==> garnet <==
==> flow/design.v <==
`timescale 1ns / 1ps
module iir_filter (
    input wire clk,
    input wire rst,
    input wire signed [15:0] x_in,
    output reg signed [15:0] y_out
);
    localparam signed [39:0] B0 =  3947;
    localparam signed [39:0] B1 = -7894;
    localparam signed [39:0] B2 =  3947;
    localparam signed [39:0] A2 = -7891; 
    localparam signed [39:0] A3 =  3801;
    reg signed [39:0] z1;
    reg signed [39:0] z2;
    wire signed [39:0] x_ext;
    wire signed [39:0] b0_x, b1_x, b2_x;
    wire signed [39:0] a2_y, a3_y;
    wire signed [39:0] y_acc;
    assign x_ext = {{24{x_in[15]}}, x_in};
    assign b0_x = x_ext * B0;
    assign b1_x = x_ext * B1;
    assign b2_x = x_ext * B2;
    assign y_acc = b0_x + z1;
    reg signed [15:0] y_comb;
    wire signed [39:0] y_scaled = y_acc >>> 12; 
    always @(*) begin
        if (y_scaled > 32767)      
            y_comb = 32767;
        else if (y_scaled < -32768) 
            y_comb = -32768;
        else                        
            y_comb = y_scaled[15:0];
    end
    wire signed [39:0] y_comb_ext = {{24{y_comb[15]}}, y_comb};
    assign a2_y = y_comb_ext * A2;
    assign a3_y = y_comb_ext * A3;
    always @(posedge clk) begin
        if (rst) begin
            y_out <= 0;
            z1 <= 0;
            z2 <= 0;
        end else begin
            y_out <= y_comb;
            z1 <= b1_x - a2_y + z2;
            z2 <= b2_x - a3_y;
        end
    end
endmodule
`timescale 1ns / 1ps
module threshold_estimator (
    input wire clk,
    input wire rst,
    input wire signed [15:0] data_in,
    output reg signed [15:0] threshold
);
    reg signed [15:0] abs_data;
    always @(*) begin
        if (data_in == -16'd32768) abs_data = 16'd32767;
        else abs_data = (data_in < 0) ? -data_in : data_in;
    end
    localparam K = 14; 
    reg signed [31:0] accumulator;
    always @(posedge clk) begin
        if (rst) begin
            accumulator <= 0;
            threshold <= 0;
        end else begin
            accumulator <= accumulator - (accumulator >>> K) + abs_data;
            threshold <= -(((accumulator >>> K) * 45) >>> 3);
        end
    end
endmodule
`timescale 1ns / 1ps
module spike_detect (
    input wire clk,
    input wire rst,
    input wire signed [15:0] data_in,
    input wire signed [15:0] threshold,
    output reg spike_out
);
    localparam integer LOCKOUT = 20;
    localparam signed [15:0] SATURATION_NEG = -16'd30000;
    reg [4:0] timer;
    always @(posedge clk) begin
        if (rst) begin
            spike_out <= 0;
            timer <= 0;
        end else begin
            spike_out <= 0;
            if (timer > 0) begin
                timer <= timer - 1;
            end else begin
                if ((data_in < threshold) && (data_in > SATURATION_NEG)) begin
                    spike_out <= 1;
                    timer <= LOCKOUT;
                end
            end
        end
    end
endmodule
`timescale 1ns / 1ps
module velocity_decoder (
    input wire clk,
    input wire rst,
    input wire bin_strobe,  
    input wire signed [15:0] bin_count,  
    output reg signed [15:0] velocity  
);
    localparam signed [15:0] M1 = 16'd3891;  
    localparam signed [15:0] M2 = 16'd819;  
    localparam signed [15:0] MAX_VEL = 16'd20480; 
    localparam signed [15:0] MIN_VEL = -16'd20480;
    reg signed [31:0] term1;  
    reg signed [31:0] term2;  
    reg signed [31:0] sum;  
    always @(posedge clk) begin
        if (rst) begin
            velocity <= 0;
        end else if (bin_strobe) begin
            term1 = velocity * M1; 
            term2 = (bin_count * M2) <<< 12;
            sum = term1 + term2;
            if ((sum >>> 12) > MAX_VEL) 
                velocity <= MAX_VEL;
            else if ((sum >>> 12) < MIN_VEL)
                velocity <= MIN_VEL;
            else
                velocity <= sum >>> 12;
        end
    end
endmodule
`timescale 1ns / 1ps
module neural_pipeline_top (
    input wire clk,
    input wire rst,
    input wire signed [15:0] raw_in,
    output wire signed [15:0] vel_out
);
    wire signed [15:0] filt_out;
    wire spike_pulse_raw;  
    reg spike_pulse_safe;  
    wire signed [15:0] auto_threshold;
    reg [17:0] warmup_cnt; 
    always @(posedge clk) begin
        if (rst) begin
            warmup_cnt <= 0;
            spike_pulse_safe <= 0;
        end else begin
            if (warmup_cnt < 150000) 
                warmup_cnt <= warmup_cnt + 1;
            if (warmup_cnt == 150000) 
                spike_pulse_safe <= spike_pulse_raw;
            else 
                spike_pulse_safe <= 0;
        end
    end
    reg [10:0] bin_timer;
    reg bin_strobe;
    reg signed [15:0] bin_accumulator;
    reg signed [15:0] current_bin_count;
    iir_filter u_filter (
        .clk(clk),
        .rst(rst),
        .x_in(raw_in),
        .y_out(filt_out)
    );
    threshold_estimator u_thresh_gen (
        .clk(clk),
        .rst(rst),
        .data_in(filt_out),
        .threshold(auto_threshold)
    );
    spike_detect u_detect (
        .clk(clk),
        .rst(rst),
        .data_in(filt_out),
        .threshold(auto_threshold), 
        .spike_out(spike_pulse_raw) 
    );
    always @(posedge clk) begin
        if (rst) begin
            bin_timer <= 0;
            bin_accumulator <= 0;
            current_bin_count <= 0;
            bin_strobe <= 0;
        end else begin
            bin_strobe <= 0;
            if (spike_pulse_safe)
                bin_accumulator <= bin_accumulator + 1;
            if (bin_timer == 1499) begin
                bin_timer <= 0;
                current_bin_count <= bin_accumulator;
                bin_accumulator <= 0;
                bin_strobe <= 1;
            end else begin
                bin_timer <= bin_timer + 1;
                bin_strobe <= 0;
            end
        end
    end
    velocity_decoder u_decoder (
        .clk(clk),
        .rst(rst),
        .bin_strobe(bin_strobe),
        .bin_count(current_bin_count),
        .velocity(vel_out)
    );
endmodule
==> flow/run.sh <==
#!/bin/bash
# the make line also repeats each setting of config.mk as NAME=value (left out here)
make -C /OpenROAD-flow-scripts/flow DESIGN_CONFIG=/design/flow/config.mk WORK_HOME=/design/flow/orfs CLKGATE_MAP_FILE= finish
==> flow/config.mk <==
export PLATFORM = sky130hd
export DESIGN_NAME = neural_pipeline_top
export DESIGN_NICKNAME = neural_pipeline_top
export VERILOG_FILES = /design/flow/design.v
export SDC_FILE = /design/flow/constraint.sdc
export NUM_CORES = 4
export LEC_CHECK = 0
export ABC_AREA = 1
export CAP_MARGIN = 20
export CORE_MARGIN = 2
export CORE_UTILIZATION = 72
export CTS_CLUSTER_DIAMETER = 202
export GPL_ROUTABILITY_DRIVEN = 0
export MAX_ROUTING_LAYER = met4
export PLACE_DENSITY_LB_ADDON = 0.01
export SLEW_MARGIN = 20
==> flow/constraint.sdc <==
create_clock -name core_clock -period 15.9 [get_ports {clk}]
set_input_delay 3.1800 -clock core_clock [delete_from_list [all_inputs] [get_ports {clk}]]
set_output_delay 3.1800 -clock core_clock [all_outputs]
set_load 0.01 [all_outputs]
==> inputs of yarrow, as changes to garnet <==
==> flow/config.mk (replaced) <==
export PLATFORM = sky130hd
export DESIGN_NAME = neural_pipeline_top
export DESIGN_NICKNAME = neural_pipeline_top
export VERILOG_FILES = /design/flow/design.v
export SDC_FILE = /design/flow/constraint.sdc
export NUM_CORES = 4
export LEC_CHECK = 0
export CAP_MARGIN = 20
export CORE_MARGIN = 2
export CORE_UTILIZATION = 40
export SLEW_MARGIN = 20
==> flow/constraint.sdc (replaced) <==
create_clock -name core_clock -period 25.0 [get_ports {clk}]
set_input_delay 5.0000 -clock core_clock [delete_from_list [all_inputs] [get_ports {clk}]]
set_output_delay 5.0000 -clock core_clock [all_outputs]
set_load 0.01 [all_outputs]
==> inputs of delta, as changes to garnet <==
==> flow/config.mk (replaced) <==
export PLATFORM = sky130hd
export DESIGN_NAME = neural_pipeline_top
export DESIGN_NICKNAME = neural_pipeline_top
export VERILOG_FILES = /design/flow/design.v
export SDC_FILE = /design/flow/constraint.sdc
export NUM_CORES = 4
export LEC_CHECK = 0
export CAP_MARGIN = 20
export CORE_MARGIN = 2
export CORE_UTILIZATION = 48
export GPL_TIMING_DRIVEN = 0
export MAX_ROUTING_LAYER = met4
export SLEW_MARGIN = 20
==> flow/constraint.sdc (replaced) <==
create_clock -name core_clock -period 25.0 [get_ports {clk}]
set_input_delay 5.0000 -clock core_clock [delete_from_list [all_inputs] [get_ports {clk}]]
set_output_delay 5.0000 -clock core_clock [all_outputs]
set_load 0.01 [all_outputs]
==> notes <==
- In yarrow the cell count is smaller than in garnet, by about 14%.
- delta ran to the end with no violations. garnet completed, yet does not pass: setup timing. yarrow finished with timing, DRC and antenna clean.
- Non-clock buffer count, lowest first: yarrow, delta, garnet.
- The lowest register-to-register slack belongs to garnet, the highest to yarrow.
- Design area, highest first: garnet, delta, yarrow.
- Of delta and garnet, delta has the higher hold slack (gap 0.013 ns).

---

==> job 3576: inputs <==
RTL: the design.v shown in full above, as it stands there.
Settings: LEC_CHECK=0, CAP_MARGIN=20, CORE_MARGIN=2, CORE_UTILIZATION=72, HOLD_SLACK_MARGIN=-0.1, MAX_ROUTING_LAYER=met4, SETUP_SLACK_MARGIN=-0.53, SLEW_MARGIN=20; clock period 14.5 ns.
run.sh (not shown) runs the stock make flow with config.mk's settings and CLKGATE_MAP_FILE=.
==> job 8980: changes against job 3576 <==
CORE_UTILIZATION = 64   (was 72)
CTS_CLUSTER_DIAMETER = 400   (was default)
HOLD_SLACK_MARGIN = default   (was -0.1)
MAX_ROUTING_LAYER = default   (was met4)
SETUP_SLACK_MARGIN = default   (was -0.53)
==> flow/constraint.sdc (replaced) <==
create_clock -name core_clock -period 11.1 [get_ports {clk}]
set_input_delay 2.2200 -clock core_clock [delete_from_list [all_inputs] [get_ports {clk}]]
set_output_delay 2.2200 -clock core_clock [all_outputs]
set_load 0.01 [all_outputs]
==> job 1251: changes against job 3576 <==
ABC_AREA = 1   (was default)
CORE_ASPECT_RATIO = 1.97   (was default)
CORE_MARGIN = 3   (was 2)
CORE_UTILIZATION = 50   (was 72)
CTS_CLUSTER_DIAMETER = 111   (was default)
HOLD_SLACK_MARGIN = default   (was -0.1)
MAX_ROUTING_LAYER = default   (was met4)
SETUP_SLACK_MARGIN = default   (was -0.53)
==> flow/constraint.sdc (replaced) <==
create_clock -name core_clock -period 25.0 [get_ports {clk}]
set_input_delay 5.0000 -clock core_clock [delete_from_list [all_inputs] [get_ports {clk}]]
set_output_delay 5.0000 -clock core_clock [all_outputs]
set_load 0.01 [all_outputs]
==> comparison table <==
	job 1251	job 8980	job 3576
Worst reg2reg path depth	44	52	53
Crit Path Max Fanout	45	5	6
Routability Congestion	1.03	0.958	1.03
Num tapcells	1050	846	748
Cell resize tally after clock tree synthesis	0	320	293
Initial antenna violation count	1	1	12
Chip Width	212 µm	255 µm	241 µm
Number of multi-input combinational cells in the layout	3795	3263	3263
Via count	35.2k	34.2k	39.3k
R2R Setup Slk	13.12 ns	0.59 ns	3.01 ns
Endpoint of the most critical setup path	u_filter.z1[33]	u_filter.z1[30]	u_filter.z1[20]
Setup clock skew after layout	0.0136 ns	0.0435 ns	0.0200 ns
Slowest stage delay, CP	0.75 ns	0.56 ns	0.85 ns
Design Area, Final	0.0445 mm²	0.0514 mm²	0.0510 mm²
Via count of the first global-routing pass	38.3k	35.1k	39.4k
Count of standard-cell rows	148	92	86
OpenROAD warning count	69	74	75
Required time at the endpoint of the critical path	25.45 ns	11.58 ns	14.93 ns
Logic gate fraction of the total cell area	72.4%	68.0%	68.4%
Outcome	complete, no violations	complete, but fails checks	complete, but fails checks
Violated checks	-	negative setup slack	negative setup slack

---

==> inputs of run a <==
Starts from the design.v that is shown in full above.
export LEC_CHECK = 0
export CAP_MARGIN = 20
export CELL_PAD_IN_SITES_DETAIL_PLACEMENT = 1
export CORE_MARGIN = 2
export CORE_UTILIZATION = 45
export CTS_CLUSTER_DIAMETER = 232
export GPL_ROUTABILITY_DRIVEN = 0
export GPL_TIMING_DRIVEN = 0
export HOLD_SLACK_MARGIN = 0.19
export PLACE_DENSITY_LB_ADDON = 0.12
export SETUP_SLACK_MARGIN = 3.1
export SLEW_MARGIN = 20
export TNS_END_PERCENT = 45
create_clock -name core_clock -period 14.1 [get_ports {clk}]
==> run b (differences from run a) <==
ABC_AREA = 0   (was unset)
CELL_PAD_IN_SITES_DETAIL_PLACEMENT = unset   (was 1)
CORE_ASPECT_RATIO = 0.5   (was unset)
CORE_MARGIN = 3   (was 2)
CORE_UTILIZATION = 50   (was 45)
CTS_CLUSTER_DIAMETER = 111   (was 232)
GPL_ROUTABILITY_DRIVEN = unset   (was 0)
GPL_TIMING_DRIVEN = unset   (was 0)
HOLD_SLACK_MARGIN = unset   (was 0.19)
PLACE_DENSITY = 0.88   (was unset)
PLACE_DENSITY_LB_ADDON = unset   (was 0.12)
SETUP_SLACK_MARGIN = unset   (was 3.1)
TNS_END_PERCENT = unset   (was 45)
==> flow/constraint.sdc (replaced) <==
create_clock -name core_clock -period 25.0 [get_ports {clk}]
set_input_delay 5.0000 -clock core_clock [delete_from_list [all_inputs] [get_ports {clk}]]
set_output_delay 5.0000 -clock core_clock [all_outputs]
set_load 0.01 [all_outputs]
==> run c (differences from run a) <==
ABC_AREA = 1   (was unset)
CELL_PAD_IN_SITES_DETAIL_PLACEMENT = unset   (was 1)
CORE_MARGIN = 8   (was 2)
CORE_UTILIZATION = 46   (was 45)
CTS_CLUSTER_DIAMETER = 91   (was 232)
CTS_CLUSTER_SIZE = 100   (was unset)
GPL_TIMING_DRIVEN = unset   (was 0)
HOLD_SLACK_MARGIN = 0.14   (was 0.19)
PLACE_DENSITY_LB_ADDON = unset   (was 0.12)
SETUP_SLACK_MARGIN = unset   (was 3.1)
TNS_END_PERCENT = 20   (was 45)
==> flow/constraint.sdc (replaced) <==
create_clock -name core_clock -period 25.0 [get_ports {clk}]
set_input_delay 5.0000 -clock core_clock [delete_from_list [all_inputs] [get_ports {clk}]]
set_output_delay 5.0000 -clock core_clock [all_outputs]
set_load 0.01 [all_outputs]
==> notes <==
In run c the critical path depth is higher than in run b, by 4.
In run a the die size is higher than in run b, by about 9%.
Run c passed the timing, DRC and antenna checks. Run b ran to the end with no violations. Run a produced a layout that fails on negative setup slack.
Wire length, highest first: run a, run c, run b.
Core utilization, lowest first: run c, run a, run b.
Between run a and run b, the lower first-iteration DRC count is in run a (gap about 50%, measured against run b).
Non-clock buffer count, lowest first: run c, run b, run a.
==> figures <==
metric                                                                                 run c                       run a                       run b
Placement-stage cell area                                                         0.0436 mm2                  0.0432 mm2                  0.0419 mm2
DR WL/cell                                                                           17.1 um                     20.9 um                     17.8 um
Number of cells in Yosys stat                                                           5429                        4550                        4550
RSZ-0062 raised after global routing                                                      no                         yes                          no
Fa+ha+maj area frac                                                                    0.463                       0.480                       0.480
Synth Area in Simple Gates                                                             0.148                       0.113                       0.113
Detailed-routing iteration count for the pre-antenna-repair pass                           5                           5                           6
Post-synth mux share                                                                0.000239                      0.0109                      0.0109
Placed Cells incl. Taps                                                                 6605                        5749                        5605
GR Layer Usage met1                                                                    0.308                       0.336                       0.319
End point of the critical path                                    u_filter.z1[35]$_SDFF_PP0_  u_filter.z1[29]$_SDFF_PP0_  u_filter.z1[29]$_SDFF_PP0_
Post-synth area from yosys stat                                                   0.0419 mm2                  0.0404 mm2                  0.0404 mm2
Result of the run                                                             finished clean             failed layout checks         finished clean
Layout check failures                                                                      -        negative setup slack                           -
Post-Layout Cell Count                                                                  6637                        5987                        5651
All-layer global routing usage                                                         0.223                       0.274                       0.241
Terminus of the critical flop-to-flop path                        u_filter.z1[35]$_SDFF_PP0_  u_filter.z1[29]$_SDFF_PP0_  u_filter.z1[29]$_SDFF_PP0_

---

==> inputs of branch xenon <==
// neural_pipeline_top: RTL as listed in full above, without the edits since
Settings: LEC_CHECK=0, ABC_AREA=0, CAP_MARGIN=20, CORE_ASPECT_RATIO=1.97, CORE_MARGIN=3, CORE_UTILIZATION=19, CTS_CLUSTER_DIAMETER=111, SLEW_MARGIN=20; clock period 25.0 ns.
==> inputs of branch violet, as changes to branch xenon <==
--- a/flow/config.mk
+++ b/flow/config.mk
@@ -7,8 +7,5 @@
 export LEC_CHECK = 0
-export ABC_AREA = 0
 export CAP_MARGIN = 20
-export CORE_ASPECT_RATIO = 1.97
-export CORE_MARGIN = 3
-export CORE_UTILIZATION = 19
-export CTS_CLUSTER_DIAMETER = 111
+export CORE_MARGIN = 2
+export CORE_UTILIZATION = 71
 export SLEW_MARGIN = 20
==> flow/constraint.sdc (replaced) <==
create_clock -name core_clock -period 23.2 [get_ports {clk}]
set_input_delay 4.6400 -clock core_clock [delete_from_list [all_inputs] [get_ports {clk}]]
set_output_delay 4.6400 -clock core_clock [all_outputs]
set_load 0.01 [all_outputs]
==> results <==
item	branch xenon	branch violet
Run status	timing/DRC/antenna clean	timing/DRC/antenna clean
Average via count per standard cell	4.18	5.74
Pin count of the biggest net entering global routing	76	82
Stages on worst setup path	54	65
Global placer's final weighted congestion	0.977	0.988
Fill cell instance count of the final layout	23200	4346
Final wirelength	116000 um	97200 um
Clock latency (worst-skew pair)	620 ps	590 ps
Antenna diode count	1	0
Met3 track demand over resource	0.00741	0.0487
Placed cell count	7294	5301
